`design.v`:
```
module DECODER_UNIT
(input wire [1:0]            alu_fun,
output reg arith_enable,logic_enable,comp_enable,shift_enable);
  always@(*)
  begin
    arith_enable = 1'b0;
    logic_enable = 1'b0;
    comp_enable = 1'b0;
    shift_enable = 1'b0;
    case(alu_fun)
      4'b00:arith_enable = 1'b1;
      4'b01:logic_enable = 1'b1;
      4'b10:comp_enable = 1'b1;
      4'b11:shift_enable = 1'b1;
      default: begin
            arith_enable = 1'b0;
            logic_enable = 1'b0;
            comp_enable =1'b 0;
            shift_enable = 1'b0;
        end
      endcase
  end
endmodule
module ARITHMATIC_UNIT#(parameter alu_width =16)
(
  input wire [alu_width-1:0]  A,B,
  input wire                  clk,rst,
  input wire arith_enable,
  input wire [1:0]            alu_fun,
  output reg                  arith_flag,carry_out,
  output reg [alu_width-1:0]  arith_out);
reg [alu_width:0] arith_out_reg;
wire carry_out_reg;
reg arith_flag_reg;  
always@(posedge clk or negedge rst)
begin
  if(!rst)
    begin
    arith_out <= 16'b0;
    carry_out <= 16'b0;
    arith_flag <= 16'b0;
    end
  else
   begin
    arith_out <= arith_out_reg[alu_width-1:0];
    carry_out <= carry_out_reg;
    arith_flag <= arith_flag_reg;
   end 
end
always@(*)
  begin
    arith_out_reg   = 1'b0  ;
    arith_flag_reg  = 1'b0 ;
      if(arith_enable)
        begin
    case(alu_fun)  
    4'b00:begin
    arith_out_reg   = A+B  ;
    arith_flag_reg  = 1'b1 ;
            end
    4'b01:begin
    arith_out_reg   = A-B  ;
    arith_flag_reg  = 1'b1 ;
           end
    4'b10:begin
    arith_out_reg   = A*B  ;
    arith_flag_reg  = 1'b1 ;
            end
    4'b11:begin
    arith_out_reg   = (B == 0) ? {1'b0, {alu_width{1'b1}}} : A/B  ;
    arith_flag_reg  = 1'b1 ;
           end
          endcase
          end    
end
assign carry_out_reg = arith_out_reg[alu_width] ;
endmodule
module LOGIC_UNIT#(parameter alu_width =16)
(
  input wire [alu_width-1:0]  A,B,
  input wire                  clk,rst,
  input wire logic_enable,
  input wire [1:0]            alu_fun,
  output reg                  logic_flag,
  output reg [alu_width-1:0]  logic_out);
reg [alu_width-1:0] logic_out_reg;
reg logic_flag_reg;
always @ (posedge clk or negedge rst)
 begin 
   if (!rst)
     begin
      logic_out  <= 'b0 ;
      logic_flag <= 'b0 ;	
	 end
   else
     begin   
      logic_out  <= logic_out_reg ;
      logic_flag <= logic_flag_reg ;
	 end
 end	
always@(*)
begin
    logic_out_reg  = 1'b0  ;
    logic_flag_reg = 1'b0 ;
    if(logic_enable)
        begin
    case(alu_fun)  
    4'b00:begin
    logic_out_reg   = A&B  ;
    logic_flag_reg  = 1'b1 ;
            end
    4'b01:begin
    logic_out_reg   = A|B  ;
    logic_flag_reg  = 1'b1 ;
           end
    4'b10:begin
    logic_out_reg   = ~(A&B) ;
    logic_flag_reg  = 1'b1 ;
            end
    4'b11:begin
    logic_out_reg   = ~(A|B) ;
    logic_flag_reg  = 1'b1 ;
           end
          endcase
          end            
end 
endmodule
module comparsion_unit#(parameter alu_width =16)
(
  input wire [alu_width-1:0]  A,B,
  input wire                  clk,rst,
  input wire comp_enable,
  input wire [1:0]            alu_fun,
  output reg                  comp_flag,
  output reg [alu_width-1:0]  comp_out);
reg comp_out_reg ;
reg  comp_flag_reg ;
always @ (posedge clk or negedge rst)
 begin 
   if (!rst)
     begin
      comp_out  <= 'b0 ;
      comp_flag <= 'b0 ;	
	 end
   else
     begin   
      comp_out  <= comp_out_reg ;
      comp_flag <= comp_flag_reg ;
	 end
 end
always@(*)
    begin
      comp_out_reg = 1'b0;
      comp_flag_reg = 1'b0;
      if(comp_enable)
        begin
  case(alu_fun)
      4'b00:begin
      comp_out_reg = 1'b0;
      comp_flag_reg = 1'b1;
      end 
      4'b01:begin
        comp_flag_reg  = 1'b1;
        if(A==B)
           begin
    comp_out_reg = 1'b1;
          end
       else
          begin
    comp_out_reg   = 1'b0;
          end
        end
    4'b10:begin
      comp_flag_reg  = 1'b1 ;
      if(A > B)
        begin
    comp_out_reg   = 1'b1;
        end
    else
        begin
    comp_out_reg   = 1'b0;
        end
        end
    4'b11:begin
      comp_flag_reg  = 1'b1;
      if(A < B)
          begin
    comp_out_reg   = 16'b1;
          end
    else
          begin
    comp_out_reg   = 1'b0;
          end
      end
   endcase
          end
   end
  endmodule
module shift_unit#(parameter alu_width =16)
(
  input wire [alu_width-1:0]  A,B,
  input wire                  clk,rst,
  input wire                shift_enable,
  input wire [1:0]            alu_fun,
  output reg                  shift_flag,
  output reg [alu_width-1:0]  shift_out);
reg [alu_width-1:0]  shift_out_reg ;
reg shift_flag_reg ;
always @ (posedge clk or negedge rst)
 begin 
   if (!rst)
     begin
      shift_out  <= 'b0 ;
      shift_flag <= 'b0 ;	
	 end
   else
     begin   
      shift_out  <= shift_out_reg ;
      shift_flag <= shift_flag_reg ;
	 end
 end
   always@(*)
begin
        shift_out_reg = 1'b0;
        shift_flag_reg = 1'b0;
      if(shift_enable)
        begin
      case(alu_fun)  
        4'b00:begin
        shift_flag_reg = 1'b1;
        shift_out_reg = A >> 1;
        end
        4'b01:begin
        shift_out_reg = A << 1;
        shift_flag_reg = 1'b1;
        end
        4'b10:begin
        shift_flag_reg = 1'b1;
        shift_out_reg = B >> 1;
         end
        4'b11:begin
        shift_flag_reg = 1'b1;
        shift_out_reg = B << 1;
        end
      endcase
end
end 
endmodule
module TOP_VIEW#(parameter alu_width =16)
(
  input wire [alu_width-1:0]    A,B,
  input wire                    clk,rst,
  input wire [3:0]              alu_fun,
  output wire                   arith_flag,carry_out,logic_flag,comp_flag,shift_flag,
  output wire [alu_width-1:0]   arith_out,logic_out,comp_out,shift_out
  );
wire                  comp_enable ;
wire                  shift_enable ;
wire                  logic_enable ;
wire                  arith_enable ;
  DECODER_UNIT U_decoder(
  .alu_fun(alu_fun[3:2]),
  .arith_enable(arith_enable),
  .logic_enable(logic_enable),
  .shift_enable(shift_enable),
  .comp_enable(comp_enable)
  );
  ARITHMATIC_UNIT U_arithmatic(
  .A(A),
  .arith_enable(arith_enable),
  .B(B),
  .clk(clk),
  .rst(rst),
  .alu_fun(alu_fun[1:0]),
  .arith_out(arith_out),
  .arith_flag(arith_flag),
  .carry_out(carry_out)
  );
   LOGIC_UNIT U_logic(
  .A(A),
  .logic_enable(logic_enable),
  .B(B),
  .clk(clk),
  .rst(rst),
  .alu_fun(alu_fun[1:0]),
  .logic_out(logic_out),
  .logic_flag(logic_flag)
   );
   comparsion_unit U_comp (
  .A(A),
  .comp_enable(comp_enable),
  .B(B),
  .clk(clk),
  .rst(rst),
  .alu_fun(alu_fun[1:0]),
  .comp_out(comp_out),
  .comp_flag(comp_flag)
  );
  shift_unit U_shift(
  .A(A),
  .shift_enable(shift_enable),
  .B(B),
  .clk(clk),
  .rst(rst),
  .alu_fun(alu_fun[1:0]),
  .shift_out(shift_out),
  .shift_flag(shift_flag)
  );
endmodule
```
`run.sh`:
```
#!/bin/bash
# the make line also repeats each setting of config.mk as NAME=value (left out here)
make -C /OpenROAD-flow-scripts/flow DESIGN_CONFIG=/design/flow/config.mk WORK_HOME=/design/flow/orfs CLKGATE_MAP_FILE= finish
```
`config.mk`:
```
export PLATFORM = sky130hd
export DESIGN_NAME = TOP_VIEW
export DESIGN_NICKNAME = TOP_VIEW
export VERILOG_FILES = /design/flow/design.v
export SDC_FILE = /design/flow/constraint.sdc
export NUM_CORES = 4
export LEC_CHECK = 0
export CAP_MARGIN = 20
export CORE_MARGIN = 2
export CORE_UTILIZATION = 66
export SETUP_SLACK_MARGIN = -0.27
export SLEW_MARGIN = 20
```
`constraint.sdc`:
```
create_clock -name core_clock -period 31.5 [get_ports {clk}]
set_input_delay 6.3000 -clock core_clock [delete_from_list [all_inputs] [get_ports {clk}]]
set_output_delay 6.3000 -clock core_clock [all_outputs]
set_load 0.01 [all_outputs]
```
==> Slide: Implementation Results, run 1 <==
Run Summary

Logic synthesis
  – Netlist cell types: 103
  – Synth Area per Inst: 7.89 um2
  – Count leader, synth: ha_1
  – Seq/Total Area, Yosys: 8.33%
  – YS chip area: 16200 um2
  – Top cells by area: ha_1 19%, fa_1 12%, dfrtp_1 8.3%
  – Post-synthesis cell count: 2054
  – Yosys top cell by area: ha_1
  – Post-synth top cells: 251 x ha_1, 242 x nor2_1, 199 x inv_1
  – Adder-cell area share of the yosys netlist: 31.2%
  – Cells in synth_stat.txt: 2054
  – Syn. warnings: 5
  – Main flop type: dfrtp_1
  – Simple-Gate Area Share: 19.8%
  – Post-synthesis mux area share: 5.87%
  – Cell Area, Synth: 16200 um2
  – XOR Share, Synth: 7.94%
  – Yosys aoi share: 19.3%
  – Synthesized flop and latch total: 54
  – EDFF count, synth: 0
  – Synth async-reset ratio: 100%
  – Area leader share: 19.4%
  – Dominant combinational family: adder cells

Place
  – DP Worst Slack: -1.59 ns
  – Placed Cells: 2796
  – Buffers on Ports: 91
  – Placed inst area: 20600 um2
  – Global placement routability congestion: 1.06
  – DPL Wire Length: 48200 um

Floorplanning
  – Die height: 161 um
  – Num ports: 107
  – Die area: 25800 um2
  – Area of the core: 24200 um2
  – Die W: 161 um
  – FP Core Util: 66.9%
  – Rows: 57

Clock tree
  – Root buffer cell: clkbuf_16
  – Number of buffers created by CTS: 5
  – Clock sink total: 54
  – Max Root-Sink Buffers: 2
  – H-tree depth: 2

GRT
  – Remaining global-route overflow: 26
  – Gr usage total: 78.4%

Outcome
  – Fail Step: global routing
  – Log Error: [ERROR GRT-0232] Routing congestion too high. Check the congestion heatmap in the GUI.
  – Status: aborted with a tool error
[per-stage QoR]
step           power [mW]  utilization (%)  setup TNS, ns  hold WS, ns
2_1_floorplan       0.601                -         -0.252         6.00
3_3_place_gp        0.825             84.9         -0.660         6.56
3_5_place_dp        0.865             84.9          -1.59         6.58
4_1_cts             0.966             88.9         -0.260         6.28
[layer usage]
layer	overflow	track usage (%)
met1	0	76.6
met2	6	95.2
met3	4	66.4
met4	16	78.5
met5	0	23.1
[repair_timing]
action                     4_1_cts
setup endpoints to repair        1
setup buffers                   67
hold buffers                     0
gates resized                   96
pin swaps                       73
==> run 2: changes to the inputs <==
Settings changed: ABC_AREA from default to 0, CELL_PAD_IN_SITES_DETAIL_PLACEMENT from default to 0, CELL_PAD_IN_SITES_GLOBAL_PLACEMENT from default to 0, CORE_UTILIZATION 66 to 71, CTS_CLUSTER_DIAMETER from default to 259, CTS_CLUSTER_SIZE from default to 21, MIN_ROUTING_LAYER from default to met1, PLACE_DENSITY from default to 0.64, SETUP_SLACK_MARGIN -0.27 to 4.3.
Clock period 31.5 ns to 35.5 ns, I/O delays scaled along.
==> Slide: Implementation Results, run 2 <==
Run Summary

Outcome
  – Status: aborted with a tool error (unchanged)
  – Fail Step: global routing (unchanged)
  – Log Error: [ERROR GRT-0232] Routing congestion too high. Check the congestion heatmap in the GUI. (unchanged)

GRT
  – Gr usage total: 69.2%
  – Remaining global-route overflow: 4

Logic synthesis
  – Cell Area, Synth: 16200 um2 (unchanged)
  – Post-synthesis cell count: 2054 (unchanged)
  – Yosys top cell by area: ha_1 (unchanged)
  – Main flop type: dfrtp_1 (unchanged)
  – Syn. warnings: 5 (unchanged)
  – YS chip area: 16200 um2 (unchanged)
  – Cells in synth_stat.txt: 2054 (unchanged)
  – XOR Share, Synth: 7.94% (unchanged)
  – Synth async-reset ratio: 100% (unchanged)
  – Area leader share: 19.4% (unchanged)
  – Post-synth top cells: 251 x ha_1, 242 x nor2_1, 199 x inv_1 (unchanged)
  – Netlist cell types: 103 (unchanged)
  – Post-synthesis mux area share: 5.87% (unchanged)
  – Dominant combinational family: adder cells (unchanged)
  – Top cells by area: ha_1 19%, fa_1 12%, dfrtp_1 8.3% (unchanged)
  – Synthesized flop and latch total: 54 (unchanged)
  – Simple-Gate Area Share: 19.8% (unchanged)
  – Adder-cell area share of the yosys netlist: 31.2% (unchanged)
  – Yosys aoi share: 19.3% (unchanged)
  – Seq/Total Area, Yosys: 8.33% (unchanged)
  – Count leader, synth: ha_1 (unchanged)
  – Synth Area per Inst: 7.89 um2 (unchanged)
  – EDFF count, synth: 0 (unchanged)

Floorplanning
  – Rows: 55 (was 57)
  – Die height: 155 um (was 161 um)
  – Num ports: 107 (unchanged)
  – FP Core Util: 72.1% (was 66.9%)
  – Die W: 155 um (was 161 um)
  – Die area: 24100 um2 (was 25800 um2)
  – Area of the core: 22500 um2 (was 24200 um2)

Place
  – Global placement routability congestion: 1.02 (was 1.06)
  – DPL Wire Length: 42200 um (was 48200 um)
  – Placed Cells: 2391 (was 2796)
  – DP Worst Slack: -0.752 ns (was -1.59 ns)
  – Buffers on Ports: 91 (unchanged)

Clock tree
  – H-tree depth: 2 (unchanged)
  – Clock sink total: 54 (unchanged)
  – CTS hold repair buffers: 0 (unchanged)
  – Number of buffers created by CTS: 5 (unchanged)
  – Max Root-Sink Buffers: 2 (unchanged)
  – Root buffer cell: clkbuf_16 (unchanged)
==> run 2: per-layer routing <==
metal  overflow  GRT usage (%)
met4          1           66.4
met3          0           48.6
met1          0           70.0
met2          3           90.9
met5          0           13.9
==> run 2: metrics by stage <==
stage                     cell area [um2]  utilization [%]  power [mW]
after floorplan                     16900                -       0.535
after global placement              17900             79.5       0.664
after detailed placement            17900             79.5       0.680
after CTS                           18700             83.2       0.764
==> run 2: repair_timing <==
item / CTS
resized: 37
cloned: 1
endpoints found under the setup margin: 3
pin swaps: 33
setup buffers: 64
==> run 3: changes to the inputs <==
Settings changed: ABC_AREA 0 to default, CELL_PAD_IN_SITES_DETAIL_PLACEMENT 0 to default, CELL_PAD_IN_SITES_GLOBAL_PLACEMENT 0 to default, CORE_UTILIZATION 71 to 66, CTS_CLUSTER_DIAMETER 259 to 400, CTS_CLUSTER_SIZE 21 to 99, MIN_ROUTING_LAYER met1 to default, PLACE_DENSITY 0.64 to 0.36, SETUP_SLACK_MARGIN 4.3 to default.
Clock period 35.5 ns to 13.7 ns, I/O delays scaled along.
==> Slide: Implementation Results, run 3 <==
Run Summary

Clock tree
  – Number of buffers created by CTS: 5 (unchanged)
  – Clock sink total: 54 (unchanged)
  – Max Root-Sink Buffers: 2 (unchanged)
  – Root buffer cell: clkbuf_16 (unchanged)
  – CTS hold repair buffers: 0 (unchanged)
  – H-tree depth: 2 (unchanged)

Floorplanning
  – Die area: 25800 um2 (was 24100 um2)
  – Die W: 161 um (was 155 um)
  – Num ports: 107 (unchanged)
  – Rows: 57 (was 55)
  – Die height: 161 um (was 155 um)
  – FP Core Util: 66.9% (was 72.1%)
  – Area of the core: 24200 um2 (was 22500 um2)

Logic synthesis
  – Simple-Gate Area Share: 19.8% (unchanged)
  – Cell Area, Synth: 16200 um2 (unchanged)
  – Seq/Total Area, Yosys: 8.33% (unchanged)
  – YS chip area: 16200 um2 (unchanged)
  – Dominant combinational family: adder cells (unchanged)
  – Synthesized flop and latch total: 54 (unchanged)
  – Post-synthesis mux area share: 5.87% (unchanged)
  – Post-synth top cells: 251 x ha_1, 242 x nor2_1, 199 x inv_1 (unchanged)
  – Main flop type: dfrtp_1 (unchanged)
  – Yosys aoi share: 19.3% (unchanged)
  – Post-synthesis cell count: 2054 (unchanged)
  – XOR Share, Synth: 7.94% (unchanged)
  – Netlist cell types: 103 (unchanged)
  – Synth Area per Inst: 7.89 um2 (unchanged)
  – Cells in synth_stat.txt: 2054 (unchanged)
  – Adder-cell area share of the yosys netlist: 31.2% (unchanged)
  – Syn. warnings: 5 (unchanged)
  – Synth async-reset ratio: 100% (unchanged)
  – Count leader, synth: ha_1 (unchanged)
  – Top cells by area: ha_1 19%, fa_1 12%, dfrtp_1 8.3% (unchanged)
  – Yosys top cell by area: ha_1 (unchanged)
  – Area leader share: 19.4% (unchanged)
  – EDFF count, synth: 0 (unchanged)

Outcome
  – Fail Step: global routing (unchanged)
  – Log Error: [ERROR GRT-0116] Global routing finished with congestion. Check the congestion regions in the DRC Viewer. (was [ERROR GRT-0232] Routing congestion too high. Check the congestion heatmap in the GUI.)
  – Status: aborted with a tool error (unchanged)

Place
  – Global placement routability congestion: 1.04 (was 1.02)
  – Placed inst area: 21400 um2 (was 17900 um2)
  – DPL Wire Length: 51800 um (was 42200 um)
  – Placed Cells: 2887 (was 2391)
  – Buffers on Ports: 91 (unchanged)

GRT
  – Gr usage total: 79.1%
  – Remaining global-route overflow: 31
==> run 3: repair_timing <==
item	CTS
gates resized	188
pin swaps	130
setup endpoints to repair	9
setup buffers	92
==> run 3: layer usage <==
metal | GRT overflow | track usage (%)
met5 | 0 | 36.6
met4 | 17 | 77.4
met1 | 2 | 77.5
met2 | 12 | 95.5
met3 | 0 | 66.8
==> run 3: metrics by stage <==
stage                     total power [mW]  worst slack (ns)
after floorplan                       1.39            -13.90
after global placement                1.87            -14.46
after detailed placement              1.98            -15.74
after CTS                             2.24            -14.09
==> run 4: changes to the inputs <==
Settings changed: CELL_PAD_IN_SITES_DETAIL_PLACEMENT from default to 2, CELL_PAD_IN_SITES_GLOBAL_PLACEMENT from default to 2, CORE_ASPECT_RATIO from default to 1.4, CORE_MARGIN 2 to 4, CORE_UTILIZATION 66 to 60, CTS_CLUSTER_DIAMETER 400 to 341, CTS_CLUSTER_SIZE 99 to 73, GPL_ROUTABILITY_DRIVEN from default to 0, GPL_TIMING_DRIVEN from default to 0, MAX_ROUTING_LAYER from default to met5, MIN_ROUTING_LAYER from default to met1, PLACE_DENSITY 0.36 to default, PLACE_DENSITY_LB_ADDON from default to 0.11, TNS_END_PERCENT from default to 85.
Clock period 13.7 ns to 36.0 ns, I/O delays scaled along.
==> Slide: Implementation Results, run 4 <==
Run Summary

Logic synthesis
  – Seq/Total Area, Yosys: 8.33% (unchanged)
  – Netlist cell types: 103 (unchanged)
  – Synth Area per Inst: 7.89 um2 (unchanged)
  – Area leader share: 19.4% (unchanged)
  – Dominant combinational family: adder cells (unchanged)
  – Top cells by area: ha_1 19%, fa_1 12%, dfrtp_1 8.3% (unchanged)
  – Simple-Gate Area Share: 19.8% (unchanged)
  – Yosys top cell by area: ha_1 (unchanged)
  – Adder-cell area share of the yosys netlist: 31.2% (unchanged)
  – EDFF count, synth: 0 (unchanged)
  – Cell Area, Synth: 16200 um2 (unchanged)
  – Post-synthesis mux area share: 5.87% (unchanged)
  – YS chip area: 16200 um2 (unchanged)
  – XOR Share, Synth: 7.94% (unchanged)
  – Synthesized flop and latch total: 54 (unchanged)
  – Synth async-reset ratio: 100% (unchanged)
  – Syn. warnings: 5 (unchanged)
  – Cells in synth_stat.txt: 2054 (unchanged)
  – Post-synth top cells: 251 x ha_1, 242 x nor2_1, 199 x inv_1 (unchanged)
  – Count leader, synth: ha_1 (unchanged)
  – Post-synthesis cell count: 2054 (unchanged)
  – Yosys aoi share: 19.3% (unchanged)
  – Main flop type: dfrtp_1 (unchanged)

Outcome
  – Log Error: [ERROR FLW-0024] Place density exceeds 1.0 (current PLACE_DENSITY_LB_ADDON =  0.11). Please check if the value of  PLACE_DENSITY_LB_ADDON is between 0 and 0.99. (was [ERROR GRT-0116] Global routing finished with congestion. Check the congestion regions in the DRC Viewer.)
  – Status: aborted with a tool error (unchanged)
  – Fail Step: global placement without I/O (was global routing)

Floorplanning
  – Die area: 29800 um2 (was 25800 um2)
  – Die W: 147 um (was 161 um)
  – Die height: 203 um (was 161 um)
  – Rows: 70 (was 57)
  – FP Core Util: 61.5% (was 66.9%)
  – Area of the core: 26400 um2 (was 24200 um2)
==> run 5: changes to the inputs <==
Settings changed: ABC_AREA from default to 0, CAP_MARGIN 20 to 30, CELL_PAD_IN_SITES_DETAIL_PLACEMENT 2 to 0, CORE_ASPECT_RATIO 1.4 to default, CORE_UTILIZATION 60 to 36, CTS_CLUSTER_DIAMETER 341 to default, CTS_CLUSTER_SIZE 73 to 62, GPL_ROUTABILITY_DRIVEN 0 to default, MAX_ROUTING_LAYER met5 to met4, PLACE_DENSITY from default to 0.92, PLACE_DENSITY_LB_ADDON 0.11 to default, SETUP_SLACK_MARGIN from default to 4.3, SLEW_MARGIN 20 to 10, TNS_END_PERCENT 85 to default.
Clock period 36.0 ns to 49.3 ns, I/O delays scaled along.
==> Slide: Implementation Results, run 5 <==
Implementation Results

Outcome
  – Status: finished clean (was aborted with a tool error)

Power and ir drop
  – Switching pwr: 0.299 mW
  – Cell area power density: 30.5 nW/um2
  – Leakage: 8.52 nW
  – Comb pwr: 0.471 mW
  – Seq pwr: 0.0490 mW
  – Comb power frac: 84.0%
  – Leading power group: combinational logic
  – Clk power: 0.0409 mW
  – Switching Fraction: 53.3%
  – Seq pwr share: 8.7%
  – Peak supply drop: 29.4 uV
  – Int Power: 0.262 mW
  – Clock Power Share: 7.3%

GRT
  – Vias in the first global route: 15400
  – Remaining global-route overflow: 0
  – Gr usage total: 25.2%
  – Initial antenna violation count: 2
  – Largest net degree at the start of global routing: 55
  – First-pass GRT wire length: 91000 um

Logic synthesis
  – EDFF count, synth: 0 (unchanged)
  – Synthesized flop and latch total: 54 (unchanged)
  – XOR Share, Synth: 7.94% (unchanged)
  – Area leader share: 19.4% (unchanged)
  – Top cells by area: ha_1 19%, fa_1 12%, dfrtp_1 8.3% (unchanged)
  – Cells in synth_stat.txt: 2054 (unchanged)
  – Post-synthesis cell count: 2054 (unchanged)
  – Netlist cell types: 103 (unchanged)
  – Cell Area, Synth: 16200 um2 (unchanged)
  – Syn. warnings: 5 (unchanged)
  – Simple-Gate Area Share: 19.8% (unchanged)
  – Post-synthesis mux area share: 5.87% (unchanged)
  – Dominant combinational family: adder cells (unchanged)
  – Main flop type: dfrtp_1 (unchanged)
  – Adder-cell area share of the yosys netlist: 31.2% (unchanged)
  – Yosys aoi share: 19.3% (unchanged)
  – Post-synth top cells: 251 x ha_1, 242 x nor2_1, 199 x inv_1 (unchanged)
  – Seq/Total Area, Yosys: 8.33% (unchanged)
  – Yosys top cell by area: ha_1 (unchanged)
  – Synth async-reset ratio: 100% (unchanged)
  – Synth Area per Inst: 7.89 um2 (unchanged)
  – Count leader, synth: ha_1 (unchanged)
  – YS chip area: 16200 um2 (unchanged)

Route
  – DRT antenna net count: 0
  – Post-Route WL: 60000 um
  – Wire length per cell: 21.7 um
  – Via count: 15600
  – Via density: 5.62
  – Pre-Repair DR Iteration Count: 5
  – DR iter-0 viols: 1320
  – DRC errors left: 0

Critical path
  – Crit path launch: B[0]
  – CP Class: primary input to flop
  – Critical Path Start Type: primary input
  – Stages on worst setup path: 142
  – Worst setup EP type: flop
  – Slowest CP cell: clkdlybuf4s50_1
  – CP bufs+invs: 19
  – Family with the most delay on the worst path: AND-OR/OR-AND gates
  – Req. time, crit path: 49.51 ns
  – Worst EP arrival: 43.29 ns
  – Slowest cell delay on critical path: 0.70 ns
  – Max FO, Critical Path: 13
  – Most used cell, CP: ha_1
  – CP endpoint: U_arithmatic.arith_out[0]$_DFF_PN0_

Final layout
  – Nets: 2559
  – Final Non-Filler Cells: 2770
  – Cell area after layout: 18400 um2
  – Syn-to-layout area delta: 13.5%

STA
  – Post-Route Setup TNS: 0 ns
  – Slew Viols, Final: 0
  – Max Clk Rate: 23.2 MHz
  – Period utilisation layout: 87.4%
  – Final setup fails: 0
  – Unrepaired setup endpoints after global routing: false
  – Hold Slack: 9.55 ns
  – Final worst slack: 6.22 ns
  – Min Tclk post-route: 43.08 ns
  – Slew at the pin with the worst max-slew slack: 0.923 ns
  – Hold Fails Final Rpt: 0
  – Slew headroom: 36.9%

Place
  – Placed Cells: 2756
  – DP Worst Slack: 2.16 ns
  – Buffers on Ports: 89
  – Global placement routability congestion: 0.948
  – DPL Wire Length: 48600 um
  – Placed inst area: 18000 um2

Floorplanning
  – FP Core Util: 36.5% (was 61.5%)
  – Die W: 220 um (was 147 um)
  – Die height: 220 um (was 203 um)
  – Area of the core: 44400 um2 (was 26400 um2)
  – Die area: 48500 um2 (was 29800 um2)
  – Rows: 77 (was 70)
  – Num ports: 107

Clock tree
  – Clock transition at path regs: 0.11 ns
  – CTS hold repair buffers: 0
  – H-tree depth: 2
  – Clock sink total: 54
  – Max Root-Sink Buffers: 2
  – Root buffer cell: clkbuf_16
  – CTS tree: done
  – Number of buffers created by CTS: 5

Flow run
  – Log Warnings: 61
  – Maxcap violations: 0

Min path
  – Worst min-delay path class: primary input to async pin
-- run 5: what timing repair did --
item / in CTS / in global routing
pin swaps: 0 / 3
buffers inserted: 0 / 2
gates resized: 12 / 38
gates cloned: 0 / 0
endpoints found under the setup margin: 1 / 2
-- run 5: layout make-up --
cell class | count | area [um2]
clock inverters | 3 | 28.8
clock buffers | 5 | 125
diodes | 3 | 7.51
plain buffers | 101 | 480
multi-input cells | 1710 | 13800
inverters | 204 | 772
well taps | 592 | 741
repair buffers | 98 | 1050
fillers | 4502 | 26000
flip-flops and latches | 54 | 1350
-- run 5: per-layer routing --
layer	up-vias	wire (um)	GRT usage, %
met5	-	0	-
met4	0	1560	6.09
met3	92	4240	2.86
met2	590	27900	41.6
met1	7530	26400	33.2
li1	7368	-	-
-- run 5: metrics by stage --
stage	power [mW]	utilization, %
final	0.561	41.4
after detailed placement	0.507	40.6
after floorplan	0.379	-
after CTS	0.552	41.1
after global placement	0.500	40.3
after global routing	0.610	41.4
==> run 6: changes to the inputs <==
Settings changed: ABC_AREA 0 to default, CAP_MARGIN 30 to 5, CELL_PAD_IN_SITES_DETAIL_PLACEMENT 0 to default, CELL_PAD_IN_SITES_GLOBAL_PLACEMENT 2 to default, CORE_MARGIN 4 to 2, CORE_UTILIZATION 36 to 70, CTS_CLUSTER_DIAMETER from default to 52, CTS_CLUSTER_SIZE 62 to default, GPL_TIMING_DRIVEN 0 to default, MAX_ROUTING_LAYER met4 to default, MIN_ROUTING_LAYER met1 to default, PLACE_DENSITY 0.92 to default, SETUP_SLACK_MARGIN 4.3 to -1.91, SLEW_MARGIN 10 to 20, TNS_END_PERCENT from default to 5.
Clock period 49.3 ns to 28.6 ns, I/O delays scaled along.
==> Slide: Implementation Results, run 6 <==
Run Summary

Outcome
  – Status: aborted with a tool error (was finished clean)
  – Fail Step: global routing
  – Log Error: [ERROR GRT-0116] Global routing finished with congestion. Check the congestion regions in the DRC Viewer.

Logic synthesis
  – XOR Share, Synth: 7.94% (unchanged)
  – Post-synth top cells: 251 x ha_1, 242 x nor2_1, 199 x inv_1 (unchanged)
  – Top cells by area: ha_1 19%, fa_1 12%, dfrtp_1 8.3% (unchanged)
  – Yosys aoi share: 19.3% (unchanged)
  – Area leader share: 19.4% (unchanged)
  – Cell Area, Synth: 16200 um2 (unchanged)
  – YS chip area: 16200 um2 (unchanged)
  – Simple-Gate Area Share: 19.8% (unchanged)
  – EDFF count, synth: 0 (unchanged)
  – Synth async-reset ratio: 100% (unchanged)
  – Count leader, synth: ha_1 (unchanged)
  – Seq/Total Area, Yosys: 8.33% (unchanged)
  – Adder-cell area share of the yosys netlist: 31.2% (unchanged)
  – Dominant combinational family: adder cells (unchanged)
  – Yosys top cell by area: ha_1 (unchanged)
  – Post-synthesis cell count: 2054 (unchanged)
  – Post-synthesis mux area share: 5.87% (unchanged)
  – Main flop type: dfrtp_1 (unchanged)
  – Synth Area per Inst: 7.89 um2 (unchanged)
  – Syn. warnings: 5 (unchanged)
  – Cells in synth_stat.txt: 2054 (unchanged)
  – Netlist cell types: 103 (unchanged)
  – Synthesized flop and latch total: 54 (unchanged)

Clock tree
  – H-tree depth: 2 (unchanged)
  – Clock sink total: 54 (unchanged)
  – CTS hold repair buffers: 0 (unchanged)
  – Number of buffers created by CTS: 5 (unchanged)
  – Root buffer cell: clkbuf_16 (unchanged)
  – Max Root-Sink Buffers: 2 (unchanged)

Floorplanning
  – Num ports: 107 (unchanged)
  – Die area: 24400 um2 (was 48500 um2)
  – Die height: 156 um (was 220 um)
  – Area of the core: 22700 um2 (was 44400 um2)
  – FP Core Util: 71.4% (was 36.5%)
  – Die W: 156 um (was 220 um)
  – Rows: 55 (was 77)

GRT
  – Gr usage total: 80.7%
  – Remaining global-route overflow: 93

Place
  – Global placement routability congestion: 1.06 (was 0.948)
  – DPL Wire Length: 53500 um (was 48600 um)
  – Buffers on Ports: 91 (was 89)
run 6: stage by stage:
stage                     area, um2  TNS [ns]  util [%]  cells  setup slack, ns
after CTS                     21400     -4.66      94.4   2839            -3.20
after detailed placement      21000     -6.46      92.6   2811            -3.99
after floorplan               16900     -2.43         -   2069            -2.07
after global placement        21000     -3.53      92.6   2811            -2.57
run 6: metal layers:
layer	GRT overflow	GRT usage, %
met5	0	42.2
met2	55	95.0
met1	4	78.5
met4	32	80.7
met3	2	70.5
run 6: repair_timing:
action | 4_1_cts
endpoints found under the hold margin | 0
resized | 24
pin swaps | 31
setup endpoints to repair | 2
gates cloned | 1
buffers inserted | 21
==> run 7: changes to the inputs <==
Settings changed: CAP_MARGIN 5 to 20, CORE_UTILIZATION 70 to 58, CTS_CLUSTER_DIAMETER 52 to default, SETUP_SLACK_MARGIN -1.91 to default.
Clock period 28.6 ns to 29.6 ns, I/O delays scaled along.
==> Slide: Implementation Results, run 7 <==
Implementation Results

Place
  – DPL Wire Length: 47100 um (was 53500 um)
  – Global placement routability congestion: 1.02 (was 1.06)
  – Buffers on Ports: 91 (unchanged)
  – Placed inst area: 21100 um2 (was 21000 um2)

Critical path
  – Slowest CP cell: or4_1
  – Most used cell, CP: buf_4
  – Slowest cell delay on critical path: 0.52 ns
  – Req. time, crit path: 29.79 ns
  – Worst EP arrival: 31.89 ns
  – CP Class: primary input to flop
  – Worst setup EP type: flop
  – Critical Path Start Type: primary input
  – Max FO, Critical Path: 8
  – CP endpoint: U_arithmatic.arith_out[0]$_DFF_PN0_
  – Stages on worst setup path: 125
  – CP bufs+invs: 17
  – Crit path launch: B[5]
  – Family with the most delay on the worst path: AND-OR/OR-AND gates

Logic synthesis
  – Post-synthesis cell count: 2054 (unchanged)
  – Netlist cell types: 103 (unchanged)
  – YS chip area: 16200 um2 (unchanged)
  – XOR Share, Synth: 7.94% (unchanged)
  – Top cells by area: ha_1 19%, fa_1 12%, dfrtp_1 8.3% (unchanged)
  – Synthesized flop and latch total: 54 (unchanged)
  – Cell Area, Synth: 16200 um2 (unchanged)
  – Dominant combinational family: adder cells (unchanged)
  – Count leader, synth: ha_1 (unchanged)
  – Area leader share: 19.4% (unchanged)
  – Cells in synth_stat.txt: 2054 (unchanged)
  – Main flop type: dfrtp_1 (unchanged)
  – Seq/Total Area, Yosys: 8.33% (unchanged)
  – Post-synthesis mux area share: 5.87% (unchanged)
  – Adder-cell area share of the yosys netlist: 31.2% (unchanged)
  – Post-synth top cells: 251 x ha_1, 242 x nor2_1, 199 x inv_1 (unchanged)
  – Yosys top cell by area: ha_1 (unchanged)
  – Yosys aoi share: 19.3% (unchanged)
  – Synth Area per Inst: 7.89 um2 (unchanged)
  – EDFF count, synth: 0 (unchanged)
  – Syn. warnings: 5 (unchanged)
  – Synth async-reset ratio: 100% (unchanged)
  – Simple-Gate Area Share: 19.8% (unchanged)

Floorplanning
  – Area of the core: 27600 um2 (was 22700 um2)
  – FP Core Util: 58.7% (was 71.4%)
  – Die height: 171 um (was 156 um)
  – Die W: 171 um (was 156 um)
  – Rows: 61 (was 55)
  – Num ports: 107 (unchanged)
  – Die area: 29300 um2 (was 24400 um2)

Route
  – Via density: 6.10
  – Pre-Repair DR Iteration Count: 5
  – DR iter-0 viols: 1660
  – Post-Route WL: 63700 um
  – DRC errors left: 0
  – DRT antenna net count: 0
  – Wire length per cell: 21.4 um
  – Via count: 18100

STA
  – Max Clk Rate: 31.5 MHz
  – Slew headroom: 19.2%
  – Slew Viols, Final: 0
  – Final setup fails: 2
  – Unrepaired setup endpoints after global routing: true
  – Period utilisation layout: 107%
  – Post-Route Setup TNS: -2.44 ns
  – Min Tclk post-route: 31.70 ns
  – Slew at the pin with the worst max-slew slack: 1.21 ns
  – Final worst slack: -2.10 ns
  – Hold Fails Final Rpt: 0

GRT
  – Initial antenna violation count: 2
  – Largest net degree at the start of global routing: 86
  – First-pass GRT wire length: 97500 um
  – Gr usage total: 43.1%
  – Vias in the first global route: 18300
  – Remaining global-route overflow: 0

Power and ir drop
  – Seq pwr share: 8.1%
  – Clock Power Share: 6.2%
  – Switching pwr: 0.500 mW
  – Seq pwr: 0.0820 mW
  – Peak supply drop: 63.2 uV
  – Leading power group: combinational logic
  – Cell area power density: 45.4 nW/um2
  – Leakage: 10.9 nW
  – Comb pwr: 0.867 mW
  – Int Power: 0.511 mW
  – Clk power: 0.0628 mW
  – Comb power frac: 85.7%
  – Switching Fraction: 49.4%

Clock tree
  – Max Root-Sink Buffers: 2 (unchanged)
  – H-tree depth: 2 (unchanged)
  – Clock transition at path regs: 0.08 ns
  – CTS tree: done
  – Root buffer cell: clkbuf_16 (unchanged)
  – Clock sink total: 54 (unchanged)
  – Number of buffers created by CTS: 5 (unchanged)

Outcome
  – Layout Check Failures: setup timing
  – Status: failed layout checks (was aborted with a tool error)

Final layout
  – Cell area after layout: 22300 um2
  – Syn-to-layout area delta: 37.4%
  – Nets: 2975

Flow run
  – Log Warnings: 66
  – Maxcap violations: 0

Min path
  – Worst min-delay path class: primary input to async pin
run 7: layout make-up:
class,instances,area (um2)
Tap cell,378,473
Sequential cell,54,1350
Timing Repair Buffer,614,4860
Multi-Input combinational cell,1711,14700
Inverter,204,787
Fill cell,1919,5350
Clock inverter,3,28.8
Clock buffer,5,125
Antenna cell,3,7.51
run 7: per-stage QoR:
| stage | setup WS [ns] | std cells | util, % | hold slack, ns | power [mW] |
|---|---|---|---|---|---|
| 6_report | -2.10 | 2972 | 80.6 | 5.75 | 1.01 |
| 5_1_grt | -3.44 | 2970 | 80.6 | 5.83 | 1.09 |
| 4_1_cts | -1.49 | 2960 | 80.0 | 5.77 | 0.982 |
| 3_5_place_dp | -2.58 | 2895 | 76.3 | 6.08 | 0.890 |
| 3_3_place_gp | -1.93 | 2895 | 76.3 | 6.07 | 0.867 |
| 2_1_floorplan | -1.27 | 2069 | - | 5.62 | 0.642 |
run 7: layer usage:
| layer | up-vias | global-route usage, % | part of all wire (%) |
|---|---|---|---|
| met3 | 335 | 12.3 | 12 |
| met4 | 0 | 22.0 | 6.3 |
| met2 | 1094 | 68.9 | 44 |
| met1 | 8507 | 53.1 | 38 |
| li1 | 8208 | - | - |
| met5 | - | 0 | 0 |
run 7: what timing repair did:
action,CTS,global route
setup endpoints to repair,2,3
hold buffers,0,0
cloned,0,1
pin swaps,74,34
setup buffers,57,8
resized,90,23
==> run 8: changes to the inputs <==
Settings changed: ABC_AREA from default to 1, CTS_CLUSTER_DIAMETER from default to 52, SETUP_SLACK_MARGIN from default to -0.75, TNS_END_PERCENT 5 to 65.
Clock period 29.6 ns to 27.7 ns, I/O delays scaled along.
==> Slide: Implementation Results, run 8 <==
Implementation Results

Outcome
  – Status: failed layout checks (unchanged)
  – Layout Check Failures: setup timing (unchanged)

Critical path
  – CP endpoint: U_arithmatic.arith_out[0]$_DFF_PN0_ (unchanged)
  – CP Class: primary input to flop (unchanged)
  – Family with the most delay on the worst path: AND-OR/OR-AND gates (unchanged)
  – Worst EP arrival: 29.51 ns (was 31.89 ns)
  – Slowest cell delay on critical path: 0.31 ns (was 0.52 ns)
  – Critical Path Start Type: primary input (unchanged)
  – Crit path launch: A[15] (was B[5])
  – CP bufs+invs: 33 (was 17)
  – Stages on worst setup path: 208 (was 125)
  – Req. time, crit path: 27.87 ns (was 29.79 ns)
  – Most used cell, CP: nand2_2 (was buf_4)
  – Worst setup EP type: flop (unchanged)
  – Max FO, Critical Path: 8 (unchanged)
  – Slowest CP cell: ha_1 (was or4_1)

Clock tree
  – Root buffer cell: clkbuf_16 (unchanged)
  – Number of buffers created by CTS: 5 (unchanged)
  – H-tree depth: 2 (unchanged)
  – Max Root-Sink Buffers: 2 (unchanged)
  – Clock transition at path regs: 0.07 ns (was 0.08 ns)
  – Clock sink total: 54 (unchanged)
  – CTS tree: done (unchanged)
  – CTS hold repair buffers: 0 (unchanged)

GRT
  – Gr usage total: 38.4% (was 43.1%)
  – Largest net degree at the start of global routing: 55 (was 86)
  – Remaining global-route overflow: 0 (unchanged)
  – Vias in the first global route: 17200 (was 18300)
  – Initial antenna violation count: 1 (was 2)
  – First-pass GRT wire length: 87800 um (was 97500 um)

Logic synthesis
  – Syn. warnings: 5 (unchanged)
  – Simple-Gate Area Share: 22.1% (was 19.8%)
  – Cells in synth_stat.txt: 2405 (was 2054)
  – Synthesized flop and latch total: 54 (unchanged)
  – Count leader, synth: nand2_1 (was ha_1)
  – Adder-cell area share of the yosys netlist: 31.3% (was 31.2%)
  – Netlist cell types: 64 (was 103)
  – Top cells by area: ha_1 19%, nand2_1 13%, fa_1 12% (was ha_1 19%, fa_1 12%, dfrtp_1 8.3%)
  – Main flop type: dfrtp_1 (unchanged)
  – Synth async-reset ratio: 100% (unchanged)
  – XOR Share, Synth: 6.94% (was 7.94%)
  – Post-synthesis cell count: 2405 (was 2054)
  – Yosys aoi share: 16.9% (was 19.3%)
  – Yosys top cell by area: ha_1 (unchanged)
  – EDFF count, synth: 0 (unchanged)
  – Seq/Total Area, Yosys: 8.36% (was 8.33%)
  – Post-synth top cells: 565 x nand2_1, 435 x inv_1, 251 x ha_1 (was 251 x ha_1, 242 x nor2_1, 199 x inv_1)
  – Area leader share: 19.4% (about the same)
  – Cell Area, Synth: 16200 um2 (about the same)
  – Dominant combinational family: adder cells (unchanged)
  – Synth Area per Inst: 6.72 um2 (was 7.89 um2)
  – YS chip area: 16200 um2 (about the same)
  – Post-synthesis mux area share: 0.0619% (was 5.87%)

Final layout
  – Nets: 3265 (was 2975)
  – Syn-to-layout area delta: 37.1% (was 37.4%)
  – Cell area after layout: 22200 um2 (was 22300 um2)
  – Final Non-Filler Cells: 3258 (was 2972)

STA
  – Slew at the pin with the worst max-slew slack: 1.02 ns (was 1.21 ns)
  – Slew headroom: 31.6% (was 19.2%)
  – Slew Viols, Final: 0 (unchanged)
  – Final worst slack: -1.65 ns (was -2.10 ns)
  – Unrepaired setup endpoints after global routing: true (unchanged)
  – Final setup fails: 2 (unchanged)
  – Max Clk Rate: 34.1 MHz
  – Period utilisation layout: 106% (was 107%)
  – Hold Fails Final Rpt: 0 (unchanged)
  – Min Tclk post-route: 29.35 ns

Power and ir drop
  – Seq pwr: 0.0883 mW (was 0.0820 mW)
  – Leakage: 12.2 nW (was 10.9 nW)
  – Comb power frac: 85.0% (was 85.7%)
  – Seq pwr share: 8.7% (was 8.1%)
  – Peak supply drop: 85.7 uV (was 63.2 uV)
  – Switching pwr: 0.525 mW (was 0.500 mW)
  – Int Power: 0.495 mW (was 0.511 mW)
  – Cell area power density: 46.0 nW/um2 (was 45.4 nW/um2)
  – Total chip power: 1.02 mW (was 1.01 mW)
  – Comb pwr: 0.866 mW (was 0.867 mW)
  – Leading power group: combinational logic (unchanged)
  – Clk power: 0.0648 mW (was 0.0628 mW)
  – Clock Power Share: 6.4% (was 6.2%)
  – Switching Fraction: 51.5% (was 49.4%)

Floorplanning
  – Num ports: 107 (unchanged)
  – Rows: 61 (unchanged)
  – Area of the core: 27600 um2 (unchanged)
  – Die area: 29200 um2 (was 29300 um2)
  – FP Core Util: 58.5% (was 58.7%)
  – Die height: 171 um (about the same)
  – Die W: 171 um (about the same)

Route
  – Pre-Repair DR Iteration Count: 8 (was 5)
  – Via count: 18200 (was 18100)
  – Post-Route WL: 59300 um (was 63700 um)
  – DRC errors left: 0 (unchanged)
  – DRT antenna net count: 0 (unchanged)
  – Wire length per cell: 18.2 um (was 21.4 um)
  – DR iter-0 viols: 1275 (was 1660)
  – Via density: 5.58 (was 6.10)
  – Diode count: 0 (was 3)

Place
  – DPL Wire Length: 43600 um (was 47100 um)
  – Buffers on Ports: 91 (unchanged)
  – Placed Cells: 3191 (was 2895)
  – Placed inst area: 20400 um2 (was 21100 um2)
  – Global placement routability congestion: 1.06 (was 1.02)

Flow run
  – Maxcap violations: 0 (unchanged)
  – Log Warnings: 66 (unchanged)

Min path
  – Worst min-delay path class: primary input to async pin (unchanged)
run 8: through the flow:
step | setup TNS [ns] | utilization (%) | hold slack, ns | setup WS (ns)
3_3_place_gp | -1.42 | 74.0 | 5.71 | -1.33
6_report | -1.96 | 80.2 | 5.38 | -1.65
4_1_cts | -1.63 | 75.0 | 5.40 | -1.52
2_1_floorplan | -1.06 | - | 5.24 | -1.06
5_1_grt | -5.00 | 80.2 | 5.44 | -3.27
3_5_place_dp | -3.40 | 74.0 | 5.72 | -2.37
run 8: routing by layer:
layer	share of wire, %	wire length, um	global-route usage, %
met1	38	22600	46.9
met2	47	27600	65.3
met3	8.9	5300	5.81
met4	6.4	3770	20.3
met5	0.022	13	0
run 8: area by class of cell:
| class | count | area (um2) |
|---|---|---|
| Clock inverter | 1 | 7.51 |
| Clock buffer | 6 | 129 |
| Fill cell | 2010 | 5470 |
| Multi-Input combinational cell | 1787 | 14000 |
| Inverter | 480 | 1820 |
| Timing Repair Buffer | 552 | 4400 |
| Tap cell | 378 | 473 |
| Sequential cell | 54 | 1350 |
run 8: what timing repair did:
| item | in CTS | in global routing |
|---|---|---|
| pin swaps | 14 | 164 |
| gates cloned | 0 | 4 |
| setup buffers | 9 | 48 |
| endpoints found under the setup margin | 2 | 2 |
| resized | 28 | 283 |
==> run 9: changes to the inputs <==
Settings changed: CORE_ASPECT_RATIO from default to 0.5, CTS_CLUSTER_DIAMETER 52 to 45, SETUP_SLACK_MARGIN -0.75 to 5.0, TNS_END_PERCENT 65 to 5.
Clock period 27.7 ns to 19.5 ns, I/O delays scaled along.
==> Slide: Implementation Results, run 9 <==
Implementation Results

Outcome
  – Status: failed layout checks (unchanged)
  – Layout Check Failures: setup timing (unchanged)

Clock tree
  – H-tree depth: 2 (unchanged)
  – CTS tree: done (unchanged)
  – Max Root-Sink Buffers: 2 (unchanged)
  – CTS hold repair buffers: 0 (unchanged)
  – Number of buffers created by CTS: 5 (unchanged)
  – Root buffer cell: clkbuf_16 (unchanged)
  – Clock sink total: 54 (unchanged)
  – Clock transition at path regs: 0.08 ns (was 0.07 ns)

STA
  – Hold Fails Final Rpt: 0 (unchanged)
  – Max Clk Rate: 35.6 MHz
  – Slew headroom: 31.0% (was 31.6%)
  – Unrepaired setup endpoints after global routing: true (unchanged)
  – Slew Viols, Final: 0 (unchanged)
  – Slew at the pin with the worst max-slew slack: 1.03 ns (was 1.02 ns)
  – Final setup fails: 5 (was 2)
  – Final worst slack: -8.61 ns (was -1.65 ns)
  – Hold Slack: 3.71 ns (was 5.38 ns)
  – Min Tclk post-route: 28.11 ns
  – Period utilisation layout: 144% (was 106%)

Critical path
  – Worst EP arrival: 28.28 ns (was 29.51 ns)
  – Req. time, crit path: 19.67 ns (was 27.87 ns)
  – Stages on worst setup path: 209 (was 208)
  – Worst setup EP type: flop (unchanged)
  – CP bufs+invs: 38 (was 33)
  – CP endpoint: U_arithmatic.arith_out[0]$_DFF_PN0_ (unchanged)
  – Crit path launch: B[0] (was A[15])
  – Family with the most delay on the worst path: AND-OR/OR-AND gates (unchanged)
  – CP Class: primary input to flop (unchanged)
  – Critical Path Start Type: primary input (unchanged)
  – Slowest CP cell: ha_1 (unchanged)
  – Slowest cell delay on critical path: 0.33 ns (was 0.31 ns)
  – Max FO, Critical Path: 7 (was 8)
  – Most used cell, CP: nand2_1 (was nand2_2)

Power and ir drop
  – Clock Power Share: 6.6% (was 6.4%)
  – Leakage: 12.7 nW (was 12.2 nW)
  – Leading power group: combinational logic (unchanged)
  – Seq pwr share: 8.5% (was 8.7%)
  – Clk power: 0.0980 mW (was 0.0648 mW)
  – Comb pwr: 1.26 mW (was 0.866 mW)
  – Peak supply drop: 75.3 uV (was 85.7 uV)
  – Int Power: 0.731 mW (was 0.495 mW)
  – Comb power frac: 84.9% (was 85.0%)
  – Total chip power: 1.49 mW (was 1.02 mW)
  – Seq pwr: 0.126 mW (was 0.0883 mW)
  – Switching Fraction: 50.9% (was 51.5%)
  – Switching pwr: 0.756 mW (was 0.525 mW)
  – Cell area power density: 64.9 nW/um2 (was 46.0 nW/um2)

Logic synthesis
  – Area leader share: 19.4% (unchanged)
  – Main flop type: dfrtp_1 (unchanged)
  – Syn. warnings: 5 (unchanged)
  – Yosys aoi share: 16.9% (unchanged)
  – Yosys top cell by area: ha_1 (unchanged)
  – Post-synthesis cell count: 2405 (unchanged)
  – Netlist cell types: 64 (unchanged)
  – Adder-cell area share of the yosys netlist: 31.3% (unchanged)
  – EDFF count, synth: 0 (unchanged)
  – Dominant combinational family: adder cells (unchanged)
  – Post-synthesis mux area share: 0.0619% (unchanged)
  – Top cells by area: ha_1 19%, nand2_1 13%, fa_1 12% (unchanged)
  – Synthesized flop and latch total: 54 (unchanged)
  – Count leader, synth: nand2_1 (unchanged)
  – Seq/Total Area, Yosys: 8.36% (unchanged)
  – Cells in synth_stat.txt: 2405 (unchanged)
  – Synth Area per Inst: 6.72 um2 (unchanged)
  – Simple-Gate Area Share: 22.1% (unchanged)
  – YS chip area: 16200 um2 (unchanged)
  – Synth async-reset ratio: 100% (unchanged)
  – XOR Share, Synth: 6.94% (unchanged)
  – Cell Area, Synth: 16200 um2 (unchanged)
  – Post-synth top cells: 565 x nand2_1, 435 x inv_1, 251 x ha_1 (unchanged)

Floorplanning
  – FP Core Util: 58.7% (was 58.5%)
  – Area of the core: 27500 um2 (was 27600 um2)
  – Rows: 43 (was 61)
  – Num ports: 107 (unchanged)
  – Die W: 240 um (was 171 um)
  – Die height: 122 um (was 171 um)
  – Die area: 29300 um2 (was 29200 um2)

Route
  – DRT antenna net count: 0 (unchanged)
  – Post-Route WL: 64500 um (was 59300 um)
  – DR iter-0 viols: 1798 (was 1275)
  – Diode count: 0 (unchanged)
  – Wire length per cell: 19.2 um (was 18.2 um)
  – Pre-Repair DR Iteration Count: 7 (was 8)
  – Via density: 5.63 (was 5.58)
  – Via count: 18900 (was 18200)
  – DRC errors left: 0 (unchanged)

Place
  – Buffers on Ports: 91 (unchanged)
  – DPL Wire Length: 43700 um (was 43600 um)
  – Global placement routability congestion: 1.01 (was 1.06)

Final layout
  – Final core occ: 83.1% (was 80.2%)
  – Syn-to-layout area delta: 41.6% (was 37.1%)
  – Nets: 3355 (was 3265)

GRT
  – Vias in the first global route: 17600 (was 17200)
  – First-pass GRT wire length: 92300 um (was 87800 um)
  – Initial antenna violation count: 1 (unchanged)
  – Remaining global-route overflow: 0 (unchanged)
  – Largest net degree at the start of global routing: 55 (unchanged)
  – Gr usage total: 40.8% (was 38.4%)

Flow run
  – Maxcap violations: 0 (unchanged)
  – Log Warnings: 66 (unchanged)

Min path
  – Worst min-delay path class: primary input to async pin (unchanged)
==> run 9: what timing repair did <==
| action | CTS | global route |
|---|---|---|
| setup endpoints to repair | 8 | 9 |
| setup buffers | 78 | 36 |
| pin swaps | 102 | 140 |
| endpoints found under the hold margin | 0 | 0 |
| gates resized | 136 | 142 |
| cloned | 5 | 0 |
==> run 9: through the flow <==
step	cell area, um2	cells	TNS [ns]	worst slack (ns)
floorplan	16600	2420	-21.38	-7.62
finish	22900	3353	-26.92	-8.61
global route	22900	3353	-32.75	-9.89
detailed placement	20700	3226	-26.89	-8.61
global placement	20700	3226	-23.69	-7.91
CTS	22100	3317	-21.06	-7.35
==> run 9: layer usage <==
| metal | up-vias | part of all wire (%) | global-route usage (%) |
|---|---|---|---|
| met4 | 2 | 6.0 | 16.8 |
| li1 | 8756 | - | - |
| met2 | 1028 | 44 | 67.5 |
| met1 | 8767 | 39 | 53.9 |
| met3 | 325 | 11 | 5.51 |
| met5 | - | 0.020 | 0 |
==> run 9: final cells by class <==
cell class | instances | area [um2]
clock buffer | 5 | 125
clock inverter | 3 | 28.8
fill | 1762 | 4660
inverter | 480 | 1820
multi-input combinational | 1788 | 14000
sequential | 54 | 1350
tap | 382 | 478
timing repair buffer | 640 | 5100
timing repair inverter | 1 | 7.51
==> run 10: changes to the inputs <==
Settings changed: ABC_AREA 1 to 0, CORE_ASPECT_RATIO 0.5 to default, CORE_MARGIN 2 to 8, CORE_UTILIZATION 58 to 38, CTS_CLUSTER_DIAMETER 45 to 186, GPL_TIMING_DRIVEN from default to 0, MAX_ROUTING_LAYER from default to met5, PLACE_DENSITY from default to 0.66, SETUP_SLACK_MARGIN 5.0 to -0.1, TNS_END_PERCENT 5 to 90.
Clock period 19.5 ns to 23.5 ns, I/O delays scaled along.
==> Slide: Implementation Results, run 10 <==
Implementation Results

Outcome
  – Status: failed layout checks (unchanged)
  – Layout Check Failures: setup timing (unchanged)

STA
  – Hold Slack: 4.46 ns (was 3.71 ns)
  – Min Tclk post-route: 30.63 ns
  – Slew at the pin with the worst max-slew slack: 1.25 ns (was 1.03 ns)
  – Unrepaired setup endpoints after global routing: true (unchanged)
  – Max Clk Rate: 32.6 MHz
  – Period utilisation layout: 130% (was 144%)
  – Final worst slack: -7.13 ns (was -8.61 ns)
  – Final setup fails: 4 (was 5)
  – Slew headroom: 16.2% (was 31.0%)
  – Slew Viols, Final: 0 (unchanged)
  – Hold Fails Final Rpt: 0 (unchanged)

Logic synthesis
  – Main flop type: dfrtp_1 (unchanged)
  – Synthesized flop and latch total: 54 (unchanged)
  – Yosys top cell by area: ha_1 (unchanged)
  – Area leader share: 19.4% (about the same)
  – Cell Area, Synth: 16200 um2 (about the same)
  – XOR Share, Synth: 7.94% (was 6.94%)
  – Post-synth top cells: 251 x ha_1, 242 x nor2_1, 199 x inv_1 (was 565 x nand2_1, 435 x inv_1, 251 x ha_1)
  – Adder-cell area share of the yosys netlist: 31.2% (was 31.3%)
  – Syn. warnings: 5 (unchanged)
  – Seq/Total Area, Yosys: 8.33% (was 8.36%)
  – EDFF count, synth: 0 (unchanged)
  – Yosys aoi share: 19.3% (was 16.9%)
  – Dominant combinational family: adder cells (unchanged)
  – Post-synthesis cell count: 2054 (was 2405)
  – YS chip area: 16200 um2 (about the same)
  – Cells in synth_stat.txt: 2054 (was 2405)
  – Post-synthesis mux area share: 5.87% (was 0.0619%)
  – Top cells by area: ha_1 19%, fa_1 12%, dfrtp_1 8.3% (was ha_1 19%, nand2_1 13%, fa_1 12%)
  – Count leader, synth: ha_1 (was nand2_1)
  – Simple-Gate Area Share: 19.8% (was 22.1%)
  – Synth Area per Inst: 7.89 um2 (was 6.72 um2)
  – Netlist cell types: 103 (was 64)
  – Synth async-reset ratio: 100% (unchanged)

Critical path
  – CP endpoint: U_arithmatic.arith_out[0]$_DFF_PN0_ (unchanged)
  – Req. time, crit path: 23.71 ns (was 19.67 ns)
  – Critical Path Start Type: primary input (unchanged)
  – Family with the most delay on the worst path: AND-OR/OR-AND gates (unchanged)
  – CP bufs+invs: 20 (was 38)
  – Most used cell, CP: ha_4 (was nand2_1)
  – CP Class: primary input to flop (unchanged)
  – Crit path launch: B[6] (was B[0])
  – Slowest cell delay on critical path: 0.61 ns (was 0.33 ns)
  – Slowest CP cell: or4_4 (was ha_1)
  – Worst EP arrival: 30.84 ns (was 28.28 ns)
  – Worst setup EP type: flop (unchanged)
  – Max FO, Critical Path: 8 (was 7)
  – Stages on worst setup path: 130 (was 209)

Clock tree
  – Clock sink total: 54 (unchanged)
  – H-tree depth: 2 (unchanged)
  – Max Root-Sink Buffers: 2 (unchanged)
  – Number of buffers created by CTS: 5 (unchanged)
  – CTS hold repair buffers: 0 (unchanged)
  – Root buffer cell: clkbuf_16 (unchanged)
  – CTS tree: done (unchanged)
  – Clock transition at path regs: 0.09 ns (was 0.08 ns)

Power and ir drop
  – Comb power frac: 85.6% (was 84.9%)
  – Total chip power: 1.30 mW (was 1.49 mW)
  – Peak supply drop: 76.5 uV (was 75.3 uV)
  – Switching pwr: 0.680 mW (was 0.756 mW)
  – Clk power: 0.0838 mW (was 0.0980 mW)
  – Cell area power density: 58.5 nW/um2 (was 64.9 nW/um2)
  – Seq pwr: 0.103 mW (was 0.126 mW)
  – Leakage: 10.1 nW (was 12.7 nW)
  – Seq pwr share: 7.9% (was 8.5%)
  – Clock Power Share: 6.5% (was 6.6%)
  – Leading power group: combinational logic (unchanged)
  – Switching Fraction: 52.4% (was 50.9%)
  – Comb pwr: 1.11 mW (was 1.26 mW)
  – Int Power: 0.618 mW (was 0.731 mW)

GRT
  – Vias in the first global route: 17400 (was 17600)
  – Largest net degree at the start of global routing: 55 (unchanged)
  – Gr usage total: 25.0% (was 40.8%)
  – First-pass GRT wire length: 98000 um (was 92300 um)
  – Remaining global-route overflow: 0 (unchanged)
  – Initial antenna violation count: 1 (unchanged)

Floorplanning
  – Die area: 49500 um2 (was 29300 um2)
  – FP Core Util: 38.6% (was 58.7%)
  – Die height: 223 um (was 122 um)
  – Die W: 223 um (was 240 um)
  – Rows: 75 (was 43)
  – Num ports: 107 (unchanged)
  – Area of the core: 42000 um2 (was 27500 um2)

Flow run
  – Log Warnings: 64 (was 66)
  – Maxcap violations: 0 (unchanged)

Route
  – Via count: 17500 (was 18900)
  – DR iter-0 viols: 1775 (was 1798)
  – Pre-Repair DR Iteration Count: 6 (was 7)
  – Via density: 5.90 (was 5.63)
  – DRC errors left: 0 (unchanged)
  – Post-Route WL: 66700 um (was 64500 um)
  – Wire length per cell: 22.5 um (was 19.2 um)
  – DRT antenna net count: 0 (unchanged)
  – Diode count: 0 (unchanged)

Final layout
  – Nets: 2804 (was 3355)
  – Footprint of the multi-input gates: 15600 um2 (was 14000 um2)
  – Seq. cell area: 1350 um2 (unchanged)
  – Final core occ: 52.8% (was 83.1%)
  – Syn-to-layout area delta: 36.8% (was 41.6%)
  – Cell area after layout: 22200 um2 (was 22900 um2)
  – # fillers: 3721 (was 1762)

Place
  – DP Worst Slack: -11.85 ns (was -8.61 ns)
  – Buffers on Ports: 89 (was 91)
  – DPL Wire Length: 47300 um (was 43700 um)
  – Global placement routability congestion: 0.982 (was 1.01)
  – Placed inst area: 18500 um2 (was 20700 um2)

Min path
  – Worst min-delay path class: primary input to async pin (unchanged)
==> run 10: repair_timing <==
item | in CTS | in global routing
cloned | 3 | 1
setup endpoints to repair | 6 | 5
buffers inserted | 183 | 78
pin swaps | 137 | 125
resized | 273 | 140
==> run 10: layer usage <==
metal	wire length [um]	part of all wire, %	GRT usage [%]
met1	26400	40	30.6
met3	5780	8.7	4.64
met2	30400	46	41.4
met4	4060	6.1	12.7
met5	19	0.028	0
==> run 10: cell type report <==
| class | count | area share (%) |
|---|---|---|
| timing repair buffer | 348 | 13.1 |
| clock inverter | 3 | 0.130 |
| sequential | 54 | 6.09 |
| multi-input combinational | 1710 | 70.5 |
| clock buffer | 5 | 0.564 |
| inverter | 204 | 3.81 |
| timing repair inverter | 2 | 0.113 |
| tap | 539 | 3.04 |
| buffer | 94 | 2.65 |
==> run 10: through the flow <==
step | setup TNS [ns] | cells
after floorplan | -13.17 | 2069
final | -17.88 | 2959
after global placement | -35.62 | 2697
after detailed placement | -37.11 | 2698
after CTS | -16.29 | 2887
after global routing | -21.58 | 2959
==> run 11: changes to the inputs <==
Settings changed: ABC_AREA 0 to default, CORE_ASPECT_RATIO from default to 1.82, CORE_MARGIN 8 to 2, CORE_UTILIZATION 38 to 59, CTS_CLUSTER_DIAMETER 186 to 361, CTS_CLUSTER_SIZE from default to 100, GPL_TIMING_DRIVEN 0 to default, MAX_ROUTING_LAYER met5 to met4, PLACE_DENSITY 0.66 to default, SETUP_SLACK_MARGIN -0.1 to default, TNS_END_PERCENT 90 to 5.
Clock period 23.5 ns to 36.0 ns, I/O delays scaled along.
==> Slide: Implementation Results, run 11 <==
Implementation Results

Critical path
  – CP Class: primary input to flop (unchanged)
  – Worst setup EP type: flop (unchanged)
  – CP bufs+invs: 12 (was 20)
  – Stages on worst setup path: 128 (was 130)
  – Crit path launch: B[11] (was B[6])
  – Most used cell, CP: ha_1 (was ha_4)
  – Max FO, Critical Path: 14 (was 8)
  – Worst EP arrival: 34.76 ns (was 30.84 ns)
  – Family with the most delay on the worst path: AND-OR/OR-AND gates (unchanged)
  – Slowest CP cell: or4_4 (unchanged)
  – Critical Path Start Type: primary input (unchanged)
  – Req. time, crit path: 36.20 ns (was 23.71 ns)
  – Slowest cell delay on critical path: 0.55 ns (was 0.61 ns)
  – CP endpoint: U_arithmatic.arith_out[0]$_DFF_PN0_ (unchanged)

Logic synthesis
  – Main flop type: dfrtp_1 (unchanged)
  – EDFF count, synth: 0 (unchanged)
  – Simple-Gate Area Share: 19.8% (unchanged)
  – Post-synthesis cell count: 2054 (unchanged)
  – Post-synthesis mux area share: 5.87% (unchanged)
  – Area leader share: 19.4% (unchanged)
  – Post-synth top cells: 251 x ha_1, 242 x nor2_1, 199 x inv_1 (unchanged)
  – Top cells by area: ha_1 19%, fa_1 12%, dfrtp_1 8.3% (unchanged)
  – Cell Area, Synth: 16200 um2 (unchanged)
  – Yosys aoi share: 19.3% (unchanged)
  – XOR Share, Synth: 7.94% (unchanged)
  – Synth async-reset ratio: 100% (unchanged)
  – Syn. warnings: 5 (unchanged)
  – Synth Area per Inst: 7.89 um2 (unchanged)
  – YS chip area: 16200 um2 (unchanged)
  – Count leader, synth: ha_1 (unchanged)
  – Cells in synth_stat.txt: 2054 (unchanged)
  – Seq/Total Area, Yosys: 8.33% (unchanged)
  – Netlist cell types: 103 (unchanged)
  – Yosys top cell by area: ha_1 (unchanged)
  – Synthesized flop and latch total: 54 (unchanged)
  – Adder-cell area share of the yosys netlist: 31.2% (unchanged)
  – Dominant combinational family: adder cells (unchanged)

Flow run
  – Maxcap violations: 0 (unchanged)
  – Log Warnings: 63 (was 64)

Outcome
  – Status: finished clean (was failed layout checks)

Floorplanning
  – Die area: 28900 um2 (was 49500 um2)
  – Area of the core: 27000 um2 (was 42000 um2)
  – Die height: 228 um (was 223 um)
  – Die W: 127 um (was 223 um)
  – Num ports: 107 (unchanged)
  – FP Core Util: 60.2% (was 38.6%)
  – Rows: 81 (was 75)

Final layout
  – Nets: 2577 (was 2804)
  – Syn-to-layout area delta: 14.8% (was 36.8%)
  – Final core occ: 69.1% (was 52.8%)
  – Final Non-Filler Cells: 2525 (was 2959)

Power and ir drop
  – Leading power group: combinational logic (unchanged)
  – Cell area power density: 41.4 nW/um2 (was 58.5 nW/um2)
  – Peak supply drop: 43.5 uV (was 76.5 uV)
  – Switching pwr: 0.396 mW (was 0.680 mW)
  – Comb power frac: 83.9% (was 85.6%)
  – Seq pwr share: 8.7% (was 7.9%)
  – Int Power: 0.376 mW (was 0.618 mW)
  – Clock Power Share: 7.4% (was 6.5%)
  – Clk power: 0.0573 mW (was 0.0838 mW)
  – Comb pwr: 0.647 mW (was 1.11 mW)
  – Switching Fraction: 51.3% (was 52.4%)
  – Seq pwr: 0.0670 mW (was 0.103 mW)
  – Leakage: 8.86 nW (was 10.1 nW)

GRT
  – Gr usage total: 42.6% (was 25.0%)
  – First-pass GRT wire length: 90900 um (was 98000 um)
  – Initial antenna violation count: 0 (was 1)
  – Remaining global-route overflow: 0 (unchanged)
  – Largest net degree at the start of global routing: 82 (was 55)
  – Vias in the first global route: 16600 (was 17400)

STA
  – Slew at the pin with the worst max-slew slack: 1.06 ns (was 1.25 ns)
  – Hold Fails Final Rpt: 0 (unchanged)
  – Slew headroom: 29.4% (was 16.2%)
  – Max Clk Rate: 28.9 MHz
  – Final setup fails: 0 (was 4)
  – Period utilisation layout: 96.0% (was 130%)
  – Slew Viols, Final: 0 (unchanged)
  – Min Tclk post-route: 34.55 ns

Place
  – Global placement routability congestion: 1.08 (was 0.982)
  – Placed Cells: 2499 (was 2698)
  – DPL Wire Length: 47400 um (was 47300 um)
  – Buffers on Ports: 91 (was 89)

Route
  – Via density: 6.48 (was 5.90)
  – Diode count: 0 (unchanged)
  – DRC errors left: 0 (unchanged)
  – DRT antenna net count: 0 (unchanged)
  – Post-Route WL: 60500 um (was 66700 um)
  – Pre-Repair DR Iteration Count: 8 (was 6)
  – Via count: 16400 (was 17500)
  – Wire length per cell: 24.0 um (was 22.5 um)
  – DR iter-0 viols: 1186 (was 1775)

Clock tree
  – CTS tree: done (unchanged)
  – Clock sink total: 54 (unchanged)
  – Max Root-Sink Buffers: 2 (unchanged)
  – Root buffer cell: clkbuf_16 (unchanged)
  – H-tree depth: 2 (unchanged)
  – Number of buffers created by CTS: 5 (unchanged)
  – Clock transition at path regs: 0.08 ns (was 0.09 ns)

Min path
  – Worst min-delay path class: primary input to async pin (unchanged)
## run 11: final cells by class
class	count	area, um2
Timing Repair Buffer	217	1880
Tap cell	332	415
Multi-Input combinational cell	1710	14000
Sequential cell	54	1350
Inverter	204	766
Clock buffer	6	129
Clock inverter	2	37.5
Fill cell	2307	8340
## run 11: timing repair
action                                  CTS  global route
endpoints found under the setup margin    1             2
hold buffers                              0             0
pin swaps                                 0            24
gates resized                            10            68
setup buffers                             0            18
## run 11: stage by stage
stage / setup WS (ns) / power (mW) / hold slack, ns / setup TNS [ns] / instance area [um2]
after global placement: -0.311 / 0.673 / 7.33 / -0.311 / 18000
after detailed placement: -0.876 / 0.686 / 7.36 / -0.876 / 18000
final: 1.45 / 0.771 / 7.00 / 0 / 18600
after floorplan: 0.234 / 0.518 / 6.90 / 0 / 16300
after CTS: 0.0674 / 0.748 / 7.05 / 0 / 18200
after global routing: -0.206 / 0.832 / 7.09 / -0.206 / 18600
## run 11: routing by layer
layer  GRT usage (%)  part of all wire (%)  up-vias
met5               -                     0        -
met4            37.2                    12        0
met3            7.42                   8.3      407
met2            71.3                    47      914
met1            42.4                    33     7644
li1                -                     -     7402
Power and IR drop assume default switching activity.
